onyx:
// sys_ref_core
module sys_ref_core #(parameter DATA_WIDTH = 8, ADDR_WIDTH = 4)
(
 input   wire                      CLK,
 input   wire                      RST,             
 input   wire  [DATA_WIDTH-1:0]    UART_RX_DATA,
 input   wire                      UART_RX_Valid,
 input   wire                      FIFO_FULL,
 output  wire  [DATA_WIDTH-1:0]    FIFO_WR_DATA,
 output  wire                      FIFO_WR_INC,
 output  wire  [DATA_WIDTH-1:0]    UART_Config,
 output  wire  [DATA_WIDTH-1:0]    Div_Ratio,
 output  wire                      CLKDIV_EN
);
Size: about 1900 cells after synthesis, ~180 flip-flops, roughly 0.017 mm2 of cells after synthesis.
Settings: LEC_CHECK=0, CAP_MARGIN=20, CORE_MARGIN=2, CORE_UTILIZATION=72, CTS_CLUSTER_DIAMETER=334, PLACE_DENSITY=0.67, SETUP_SLACK_MARGIN=-1.54, SLEW_MARGIN=20; clock period 20.8 ns.
run.sh (not shown) runs the stock make flow with config.mk's settings and CLKGATE_MAP_FILE=.
onyx did not finish; the tool stopped in global routing with error GRT-0232.
Changes in lagoon relative to onyx:
diff --git a/flow/config.mk b/flow/config.mk
--- a/flow/config.mk
+++ b/flow/config.mk
@@ -9,6 +9,4 @@
 export CORE_MARGIN = 2
-export CORE_UTILIZATION = 72
-export CTS_CLUSTER_DIAMETER = 334
-export PLACE_DENSITY = 0.67
-export SETUP_SLACK_MARGIN = -1.54
+export CORE_UTILIZATION = 65
+export PLACE_DENSITY = 0.6
 export SLEW_MARGIN = 20
==> flow/constraint.sdc <==
create_clock -name core_clock -period 32.6 [get_ports {CLK}]
set_input_delay 6.5200 -clock core_clock [delete_from_list [all_inputs] [get_ports {CLK}]]
set_output_delay 6.5200 -clock core_clock [all_outputs]
set_load 0.01 [all_outputs]
--- outcome ---
Delta (lagoon minus onyx): die area rose about 10%; total setup buffers inserted after CTS now smaller; worst slack at placement higher. Between lagoon and onyx, core region area is higher for lagoon, onyx comes in under that. lagoon: PASS, flow complete, no timing, DRC or antenna violations.

---

sys_ref_core again, from the RTL that the note above started with.
clock: 20.8 ns
lec_check: 0
cap_margin: 20
core_margin: 2
core_utilization: 72
place_density: 0.67
setup_slack_margin: -1.69
slew_margin: 20
The starting point stopped in 5_1_grt on GRT-0116.
Edit:
- ABC_AREA: not set -> 1
- CTS_CLUSTER_SIZE: not set -> 100
- PLACE_DENSITY: 0.67 -> 0.6
- SETUP_SLACK_MARGIN: -1.69 -> not set
- clock period: 20.8 -> 27.8 ns (I/O delays scaled with it)
The new run completed with no timing, DRC or antenna violations.
Synthesized cell count goes up by 26%.
Synthesized area goes down by 0.61%.
Die size goes down by 0.60%.
Edit:
- ABC_AREA: 1 -> not set
- CORE_UTILIZATION: 72 -> 63
- CTS_CLUSTER_SIZE: 100 -> not set
- PLACE_DENSITY: 0.6 -> not set
- clock period: 27.8 -> 15.8 ns (I/O delays scaled with it)
Result:
- The changed run reached the layout checks and failed them: negative setup slack
- via count came out higher by about a fifth
- core utilization came out higher by 6.5 points
- synthesized cell count came out lower by about a fifth
- wire length came out higher by well over a third
- cell area came out higher by a quarter to a third
- critical path depth came out lower by 53
- global-route usage came out higher by 4.1 points
- clock-buffer cell count came out lower by 1
- worst hold slack is better by 0.012 ns
Edit:
- CORE_UTILIZATION: 63 -> 65
- PLACE_DENSITY: not set -> 0.6
- SETUP_SLACK_MARGIN: not set -> -1.43
- clock period: 15.8 -> 21.8 ns (I/O delays scaled with it)
The new run finished with negative setup slack left; global-route usage shrinks by 3.3 points; final cell count falls by 6.0%; count of clock-buffer cells in the layout does not change; area after synthesis is unchanged; utilization shrinks by 3.2 points; clock skew is higher by 0.0046 ns; worst hold slack improved by 0.0030 ns; die area goes down by 3.0%; wire length drops by 17%.
Edit:
- CORE_ASPECT_RATIO: not set -> 0.5
- SETUP_SLACK_MARGIN: -1.43 -> not set
- TNS_END_PERCENT: not set -> 5
- clock period: 21.8 -> 30.0 ns (I/O delays scaled with it)
Effect:
- With this change the flow produced a clean layout
- critical path depth fell by 11
- routed wire length fell by 13%
- non-clock buffer count fell by 349
- hold slack barely changes
- final area fell by about 15%

---

Setup of ember:
sys_ref_core again, from the RTL that the note above started with.
==> flow/config.mk <==
export PLATFORM = sky130hd
export DESIGN_NAME = sys_ref_core
export DESIGN_NICKNAME = sys_ref_core
export VERILOG_FILES = /design/flow/design.v
export SDC_FILE = /design/flow/constraint.sdc
export NUM_CORES = 4
export LEC_CHECK = 0
export ABC_AREA = 0
export CAP_MARGIN = 5
export CELL_PAD_IN_SITES_DETAIL_PLACEMENT = 2
export CELL_PAD_IN_SITES_GLOBAL_PLACEMENT = 1
export CORE_MARGIN = 8
export CORE_UTILIZATION = 22
export CTS_CLUSTER_DIAMETER = 279
export CTS_CLUSTER_SIZE = 45
export GPL_ROUTABILITY_DRIVEN = 0
export HOLD_SLACK_MARGIN = 0.1
export MAX_ROUTING_LAYER = met4
export MIN_ROUTING_LAYER = met1
export PLACE_DENSITY = 0.35
export SETUP_SLACK_MARGIN = -1.91
export SLEW_MARGIN = 20
export TNS_END_PERCENT = 75
==> flow/constraint.sdc <==
create_clock -name core_clock -period 22.9 [get_ports {CLK}]
set_input_delay 4.5800 -clock core_clock [delete_from_list [all_inputs] [get_ports {CLK}]]
set_output_delay 4.5800 -clock core_clock [all_outputs]
set_load 0.01 [all_outputs]
The final report for ember shows a completed flow and a layout that fails verification, specifically setup timing.
Edits applied to the flow inputs when going from ember to raven:
Settings: removing MAX_ROUTING_LAYER (formerly met4); removing SETUP_SLACK_MARGIN (formerly -1.91); removing MIN_ROUTING_LAYER (formerly met1); removing TNS_END_PERCENT (formerly 75); removing CELL_PAD_IN_SITES_DETAIL_PLACEMENT (formerly 2); changing CORE_UTILIZATION from 22 to 40; changing CAP_MARGIN from 5 to 20; removing HOLD_SLACK_MARGIN (formerly 0.1); removing GPL_ROUTABILITY_DRIVEN (formerly 0); changing PLACE_DENSITY from 0.35 to 0.6; changing CORE_MARGIN from 8 to 2; removing CTS_CLUSTER_SIZE (formerly 45); removing CELL_PAD_IN_SITES_GLOBAL_PLACEMENT (formerly 1); removing CTS_CLUSTER_DIAMETER (formerly 279); removing ABC_AREA (formerly 0); changing the clock period (ns, I/O delays scaled along) from 22.9 to 28.4.
The flow completed for ember, but it is not clean: the layout still shows setup timing. raven was carried through to the last stage, and its layout satisfied the timing, design-rule and antenna checks. On sequential cell area, ember and raven are basically level. Delta(final routed wirelength across all metal layers, raven - ember) < 0. Post-CTS setup repair buffer count (higher): ember. Chip width ends up higher on ember. Lower first-pass GRT wire length goes to raven over ember. Net count of the finished layout, ember and raven: higher on ember. Via count of the first global-routing pass delta for raven relative to ember: 2,985 lower.
--- input diff raven..tundra ---
Settings: the clock period (ns, I/O delays scaled along) now 30.0, was 28.4.
[summary]
tundra finished every step from synthesis to the final layout, and the layout passed the timing, design-rule and antenna checks. tundra vs raven — non-clock buffer count in the final layout dropped by more than 10%. Looking at total routed wirelength across both flows, tundra is the stronger of the two, with raven trailing. Compared with raven, in tundra maximum frequency decreased 5.2%; post-place instance area -0.51%. Per the comparison of tundra with raven, sequential share of cell area went up 0.33 points; number of gates given a new drive strength after cts -3. tundra vs raven: post-placement cell count down slightly. Minimum setup slack in the final design delta for tundra relative to raven: 160 ps higher.
The inputs of violet differ from those of tundra as listed below.
Settings: PLACE_DENSITY removed (was 0.6); SLEW_MARGIN changed from 20 to 0; GPL_TIMING_DRIVEN newly set to 1; CELL_PAD_IN_SITES_DETAIL_PLACEMENT newly set to 0; TNS_END_PERCENT newly set to 15; CORE_ASPECT_RATIO newly set to 0.75; CTS_CLUSTER_SIZE newly set to 75; PLACE_DENSITY_LB_ADDON newly set to 0.1; CELL_PAD_IN_SITES_GLOBAL_PLACEMENT newly set to 1; MAX_ROUTING_LAYER newly set to met4.
### Flow results
- Comparing violet and tundra, the higher sum of routed wire length over all layers was measured on violet.
- Status: full die area parity (tundra, violet)
- Of violet and tundra, violet shows the lower highest cell delay on the worst timing path, with tundra above it.
- Finished layout cell area (lower): tundra
- Compared with tundra, placement density in the core of violet is higher.
- Count of non-CTS buffers in the layout (violet vs. tundra) increases by more than a quarter
- Share of cell area taken by multi-input logic gates: violet vs tundra down 0.47 points
